== P ==
Design layer, start of the top module:
module layer #(
    parameter DATA_WIDTH = 8,                  
    parameter INPUT_SIZE = 28,                  
    parameter KERNEL_SIZE = 3,                
    parameter POOL_SIZE = 2,                    
    parameter STRIDE = 1,                          
    parameter ACTIVATION_TYPE = 1'b1,        
    parameter POOL_TYPE = 1'b1                     
)(
    input clk, global_rst, ce,
    input [DATA_WIDTH-1:0] myInput,
    input [KERNEL_SIZE*KERNEL_SIZE*DATA_WIDTH-1:0] weight,
    input [DATA_WIDTH-1:0] bias,
    output [DATA_WIDTH-1:0] data_out,
    output valid_op, 
    output end_op
);
    wire[DATA_WIDTH-1:0] conv_op;
    wire [DATA_WIDTH-1:0] act_op;
    wire valid_conv, end_conv;
    wire valid_pooling;
    assign valid_pooling = valid_conv && (!end_conv);
    convolver #(
        .DATA_WIDTH(DATA_WIDTH), 
        .INPUT_SIZE(INPUT_SIZE), 
        .KERNEL_SIZE(KERNEL_SIZE), 
        .STRIDE(STRIDE)
    ) conv(
        .clk(clk),
        .ce(ce),
        .global_rst(global_rst),
        .myInput(myInput),
        .weight(weight),
        .bias(bias),
        .conv_op(conv_op),
        .valid_conv(valid_conv),
        .end_conv(end_conv)
    );
    relu_activation #(.DATA_WIDTH(DATA_WIDTH)) relu_act(
  ...
Size: roughly 4100 cells after synthesis, about 740 flip-flops, about 100 I/O pins.
clock: 3.43 ns
lec_check: 0
cap_margin: 20
core_margin: 2
core_utilization: 72
cts_cluster_size: 40
place_density: 0.37
setup_slack_margin: 0.3
slew_margin: 20
run.sh (not shown) runs the stock make flow with config.mk's settings and CLKGATE_MAP_FILE=.
P finished all stages; layout check result: FAIL, due to setup timing.
Modified inputs, Q compared to P
Settings: CTS_CLUSTER_SIZE removed (was 40); CTS_CLUSTER_DIAMETER newly set to 400; PLACE_DENSITY removed (was 0.37); PLACE_DENSITY_LB_ADDON newly set to 0.08; ABC_AREA newly set to 1; SETUP_SLACK_MARGIN changed from 0.3 to -0.2; the clock period (ns, I/O delays scaled along) changed from 3.43 to 2.32.
[summary]
- Max critical path depth across P and Q: P
- Q: flow complete, layout not clean; failing: setup timing
- Number of post-CTS setup repair buffers: P and Q compared, higher one is P
- Of Q and P, it is Q that has the lower number of antenna violations at the first check in global routing.
- Q vs. P: area growth from synthesis to final layout lower, final area higher.
Here is what was changed in the inputs of R compared with Q.
Settings: ABC_AREA: 1 -> unset; PLACE_DENSITY_LB_ADDON: 0.08 -> 0.01; SETUP_SLACK_MARGIN: -0.2 -> -0.14; CTS_CLUSTER_DIAMETER: 400 -> 359; the clock period (ns, I/O delays scaled along): 2.32 -> 1.67.
Notes after the runs:
Layout checks on R: not met. Flow itself completed; violations: setup timing.
Count of clock-net buffers in the final layout: R > Q
Looking at number of cells on the critical path, R sits above Q.
For floorplan core area, dividing the value from Q by the value from R gives 1.05.
In R, the power per unit of standard cell area came out 39% above the value in Q.
Area share of and-or/or-and cells after synthesis in R vs Q: down 6.2 points
In the flow results for R and Q, the number of antenna cells inserted is larger on R.
From Q to R the numbers moved as follows: sequential power now larger; worst setup slack now smaller.
Changes in S relative to R:
Settings: setting ABC_AREA to 1 for the first time; removing CTS_CLUSTER_DIAMETER (formerly 359); removing PLACE_DENSITY_LB_ADDON (formerly 0.01); removing SETUP_SLACK_MARGIN (formerly -0.14); changing CORE_UTILIZATION from 72 to 69; changing the clock period (ns, I/O delays scaled along) from 1.67 to 2.88.
Findings:
- In S the implementation ran to completion but is not tape-out ready, as the final checks report setup timing.
- The signed area change from the synthesized netlist to the final layout of S is lower than that of R.
- Run comparison: S critical path endpoint conv.MAC[3].genblk1.mac.data_out[7]; R critical path endpoint max_pooling.shift_register_inst.tmp[0][1]
- Sort S and R by share of the yosys chip area belonging to registers asc -> top: S
- [compare] base=R new=S: net switching fraction of the power dropped 2.5 points; overall die width climbed 4.7%; area fraction in mux cells dropped 13 points; area of the synthesized netlist per yosys stat climbed 5.1%; vertical extent of the die climbed about 4.7%.
- Going from R to S, total power shrank by more than a quarter.
- S vs R — post-route met1 wirelength dropped by more than 10%
- Compared to R, the routing of S uses less wire.
- S reports a higher number of cells on the worst reg-to-reg path than R does.
## Diff of input files: T against S
Settings: removing ABC_AREA (formerly 1); changing CORE_UTILIZATION from 69 to 40; changing the clock period (ns, I/O delays scaled along) from 2.88 to 5.0.
## What came out
- T completed end to end with timing, DRC and antenna clean.
- T vs S: aoi/oai-family share of the synthesized area down
- In the flow results for T and S, the combinational gate area is smaller on T.
- | portion of total power attributed to combinational logic | T vs S | 7.8 points lower |
- Die size (lower): S
- Of T and S, T shows the lower number of standard cells reported by yosys, with S above it.
- T: largest net degree at the start of global routing 100 above S

---

layer again, from the RTL that the note above started with.
Settings: LEC_CHECK=0, CAP_MARGIN=20, CORE_MARGIN=2, CORE_UTILIZATION=40, SLEW_MARGIN=20; clock period 4.49 ns.
Edit:
- CORE_UTILIZATION: 40 -> 72
- CTS_CLUSTER_SIZE: unset -> 40
- PLACE_DENSITY: unset -> 0.37
- clock period: 4.49 -> 3.43 ns (I/O delays scaled with it)
=> The new run finished with negative setup slack left; final cell count goes down by roughly a tenth; via count goes up by roughly a tenth; routed wire length goes up by a quarter to a third; die area goes down by well over a third; power goes up by well over a third; sequential cell count is unchanged; setup slack is worse by 0.44 ns; non-clock buffer count goes up by 98.
Edit:
- ABC_AREA: unset -> 1
- CELL_PAD_IN_SITES_GLOBAL_PLACEMENT: unset -> 3
- CORE_UTILIZATION: 72 -> 40
- CTS_CLUSTER_SIZE: 40 -> unset
- PLACE_DENSITY: 0.37 -> unset
- clock period: 3.43 -> 5.0 ns (I/O delays scaled with it)
Outcome: This time the run finished clean. Register-to-register slack is better by 1.4 ns. Sequential cell count does not change. Clock skew fell by 0.0033 ns. Non-clock buffer count fell by 156.

---

Starting RTL as in the previous note.
Settings: LEC_CHECK=0, ABC_AREA=0, CAP_MARGIN=20, CELL_PAD_IN_SITES_DETAIL_PLACEMENT=0, CELL_PAD_IN_SITES_GLOBAL_PLACEMENT=2, CORE_ASPECT_RATIO=1.88, CORE_MARGIN=6, CORE_UTILIZATION=21, CTS_CLUSTER_SIZE=36, GPL_TIMING_DRIVEN=1, HOLD_SLACK_MARGIN=0.3, MAX_ROUTING_LAYER=met4, MIN_ROUTING_LAYER=met1, PLACE_DENSITY_LB_ADDON=0.28, SETUP_SLACK_MARGIN=0.68, SLEW_MARGIN=25, TNS_END_PERCENT=30; clock period 5.5 ns.
Next try:
- CELL_PAD_IN_SITES_GLOBAL_PLACEMENT: 2 -> 0
- CORE_ASPECT_RATIO: 1.88 -> not set
- CORE_MARGIN: 6 -> 2
- CORE_UTILIZATION: 21 -> 66
- CTS_CLUSTER_DIAMETER: not set -> 25
- HOLD_SLACK_MARGIN: 0.3 -> not set
- PLACE_DENSITY_LB_ADDON: 0.28 -> not set
- SETUP_SLACK_MARGIN: 0.68 -> 1.6
- SLEW_MARGIN: 25 -> 20
- TNS_END_PERCENT: 30 -> not set
Outcome: Final cell count shrinks by 22%. Area after synthesis stays the same. Die size fell by 69%. Wire length is lower by 6.8%.
Next try:
- CELL_PAD_IN_SITES_DETAIL_PLACEMENT: 0 -> not set
- CELL_PAD_IN_SITES_GLOBAL_PLACEMENT: 0 -> 2
- CORE_UTILIZATION: 66 -> 52
- CTS_CLUSTER_DIAMETER: 25 -> not set
- CTS_CLUSTER_SIZE: 36 -> 100
- GPL_TIMING_DRIVEN: 1 -> not set
- MIN_ROUTING_LAYER: met1 -> not set
- SETUP_SLACK_MARGIN: 1.6 -> not set
- clock period: 5.5 -> 5.0 ns (I/O delays scaled with it)
Global-route usage falls by 8.7 points.
Via count falls by a few percent.
Worst hold slack got worse by 0.012 ns.
Setup slack got worse by 1.1 ns.
Next try:
- ABC_AREA: 0 -> 1
- CELL_PAD_IN_SITES_GLOBAL_PLACEMENT: 2 -> not set
- CORE_UTILIZATION: 52 -> 72
- CTS_CLUSTER_DIAMETER: not set -> 400
- CTS_CLUSTER_SIZE: 100 -> not set
- MAX_ROUTING_LAYER: met4 -> not set
- clock period: 5.0 -> 2.32 ns (I/O delays scaled with it)
What happened: This time the run finished but fails on setup timing. Clock-buffer cell count went down by 12. Die area fell by a quarter to a third. Worst setup slack got worse by 2.2 ns. Cell count grows by a quarter to a third. Hold slack loses 0.25 ns. Via count rises by well over a third. Wire length rose by well over a third.
Next try:
- ABC_AREA: 1 -> not set
- CORE_UTILIZATION: 72 -> 61
- CTS_CLUSTER_DIAMETER: 400 -> not set
- clock period: 2.32 -> 4.49 ns (I/O delays scaled with it)
After rerunning: With this change the flow finished clean. Design area falls by 11%. Via count decreases by 31%. Non-clock buffer count drops by 139. Worst hold slack improved by 0.27 ns. Register-to-register slack gets better by 2.3 ns.
Power is estimated from default activity; no workload was simulated.
